## pow_5_pipe
module pow_5_pipe
(
    input             clock,
    input      [17:0] n,
    output reg [17:0] n_pow_5
);
    reg [17:0] n_1, n_2, n_3;
    reg [17:0] n_pow_2, n_pow_3, n_pow_4;
    always @(posedge clock)
    begin
        n_1 <= n;
        n_2 <= n_1;
        n_3 <= n_2;
        n_pow_2 <= n * n;
        n_pow_3 <= n_pow_2 * n_1;
        n_pow_4 <= n_pow_3 * n_2;
        n_pow_5 <= n_pow_4 * n_3;
    end
endmodule
Size in the first run: ~2300 cells after synthesis, roughly 37 I/O pins, roughly 21000 um^2 of cells after synthesis.
export LEC_CHECK = 0
export ABC_AREA = 0
export CAP_MARGIN = 40
export CORE_ASPECT_RATIO = 0.91
export CORE_MARGIN = 2
export CORE_UTILIZATION = 72
export CTS_CLUSTER_DIAMETER = 382
export CTS_CLUSTER_SIZE = 22
export PLACE_DENSITY_LB_ADDON = 0.04
export SETUP_SLACK_MARGIN = -0.45
export SLEW_MARGIN = 20
create_clock -name core_clock -period 4.54 [get_ports {clock}]
run.sh (not shown) runs the stock make flow with config.mk's settings and CLKGATE_MAP_FILE=.
The baseline reached the layout checks and failed them: negative setup slack.
Next try:
- ABC_AREA: 0 -> 1
- CORE_ASPECT_RATIO: 0.91 -> not set
- CTS_CLUSTER_DIAMETER: 382 -> not set
- PLACE_DENSITY: not set -> 0.73
- PLACE_DENSITY_LB_ADDON: 0.04 -> not set
- SETUP_SLACK_MARGIN: -0.45 -> 0.19
- clock period: 4.54 -> 5.37 ns (I/O delays scaled with it)
Now the flow finished clean.
Cell count rises by about 16%.
Flip-flop count does not change.
Clock-buffer cell count is unchanged.
Global-route usage shrinks by 5.1 points.
Core utilization came out lower by 8.1 points.
Hold slack is worse by 0.032 ns.
Next try:
- CORE_UTILIZATION: 72 -> 38
- CTS_CLUSTER_DIAMETER: not set -> 331
- CTS_CLUSTER_SIZE: 22 -> 100
- PLACE_DENSITY: 0.73 -> 0.68
- clock period: 5.37 -> 4.34 ns (I/O delays scaled with it)
This time the run completed and failed the layout checks on negative setup slack.
Clock-buffer cell count went up by 1.
Design area went up by about a fifth.
Routed wire length went up by a few percent.
Critical path depth went down by 2.
Synthesized cell count does not change.
Global-route usage went down by 16 points.
Sequential cell count stays the same.
Next try:
- CORE_UTILIZATION: 38 -> 65
- CTS_CLUSTER_DIAMETER: 331 -> not set
- CTS_CLUSTER_SIZE: 100 -> not set
Outcome: The changed run ran to the end with violations: negative setup slack. Worst setup slack loses 0.22 ns. Cell area falls by 2.4%. Wire length rises by 16%.
Next try:
- CORE_UTILIZATION: 65 -> 72
- CTS_CLUSTER_DIAMETER: not set -> 197
- PLACE_DENSITY: 0.68 -> 0.78
- clock period: 4.34 -> 4.77 ns (I/O delays scaled with it)
Effect: The changed run completed and failed the layout checks on negative setup slack; synthesized cell count is unchanged; utilization rose by 7.3 points; worst hold slack is better by 0.0080 ns.

---

Setup of job 8413:
The RTL this note starts from:
==> flow/design.v <==
module pow_5_pipe
(
    input             clock,
    input      [17:0] n,
    output reg [17:0] n_pow_5
);
    reg [17:0] n_1, n_2, n_3;
    reg [17:0] n_pow_2, n_pow_3, n_pow_4;
    always @(posedge clock)
    begin
        n_1 <= n;
        n_2 <= n_1;
        n_3 <= n_2;
        n_pow_2 <= n * n;
        n_pow_3 <= n_pow_2 * n_1;
        n_pow_4 <= n_pow_3 * n_2;
        n_pow_5 <= n_pow_4 * n_3;
    end
endmodule
export LEC_CHECK = 0
export ABC_AREA = 0
export CAP_MARGIN = 35
export CELL_PAD_IN_SITES_DETAIL_PLACEMENT = 2
export CELL_PAD_IN_SITES_GLOBAL_PLACEMENT = 3
export CORE_MARGIN = 3
export CORE_UTILIZATION = 18
export GPL_ROUTABILITY_DRIVEN = 0
export GPL_TIMING_DRIVEN = 0
export MAX_ROUTING_LAYER = met4
export MIN_ROUTING_LAYER = met2
export PLACE_DENSITY = 0.68
export SETUP_SLACK_MARGIN = 1.22
export SLEW_MARGIN = 0
create_clock -name core_clock -period 6.33 [get_ports {clock}]
Looking at the reports, job 8413 completed the entire flow and the layout it produced met the timing, design-rule and antenna checks.
Inputs modified between job 8413 and job 1035:
- MAX_ROUTING_LAYER no longer set, was met4
- MIN_ROUTING_LAYER no longer set, was met2
- CELL_PAD_IN_SITES_GLOBAL_PLACEMENT no longer set, was 3
--- outcome ---
Density: job 1035 denser than job 8413. The number of antenna violations at the first check in global routing in job 1035 sits 6 above the value recorded for job 8413.
--- input diff job 1035..job 6554 ---
- PLACE_DENSITY_LB_ADDON now 0.28, previously not set
- CELL_PAD_IN_SITES_GLOBAL_PLACEMENT now 3, previously not set
- SETUP_SLACK_MARGIN no longer set, was 1.22
- CELL_PAD_IN_SITES_DETAIL_PLACEMENT now 1, was 2
- GPL_ROUTABILITY_DRIVEN now 1, was 0
- SLEW_MARGIN now 40, was 0
- MAX_ROUTING_LAYER now met4, previously not set
- MIN_ROUTING_LAYER now met2, previously not set
- PLACE_DENSITY no longer set, was 0.68
### Flow results
[compare] base=job 1035 new=job 6554: fraction of the cycle the final worst path needs went up; length in cells of the worst reg-to-reg path went down. In the tables for job 6554 and job 1035, first-pass GRT wire length reads lower with job 6554.
The inputs of job 1756 differ from those of job 6554 as listed below.
- ABC_AREA: 0 -> unset
- MIN_ROUTING_LAYER: met2 -> unset
- PLACE_DENSITY_LB_ADDON: 0.28 -> unset
- SLEW_MARGIN: 40 -> 20
- MAX_ROUTING_LAYER: met4 -> unset
- CORE_MARGIN: 3 -> 2
- CELL_PAD_IN_SITES_GLOBAL_PLACEMENT: 3 -> unset
- CELL_PAD_IN_SITES_DETAIL_PLACEMENT: 1 -> unset
- GPL_ROUTABILITY_DRIVEN: 1 -> unset
- CAP_MARGIN: 35 -> 20
- GPL_TIMING_DRIVEN: 0 -> unset
- CORE_UTILIZATION: 18 -> 40
- the clock period (ns, I/O delays scaled along): 6.33 -> 6.23
==> comparison <==
Higher setup slack of the critical path after layout was reported by job 1756, not job 6554. Going from job 6554 to job 1756, average via count per standard cell now smaller, global router's overall resource usage now larger, tapcell count now smaller, sequential share of layout area now larger. Compared with job 6554, in job 1756 register-to-register slack rose by 0.38 ns; final area decreased by 3.8% relative to the old numbers.
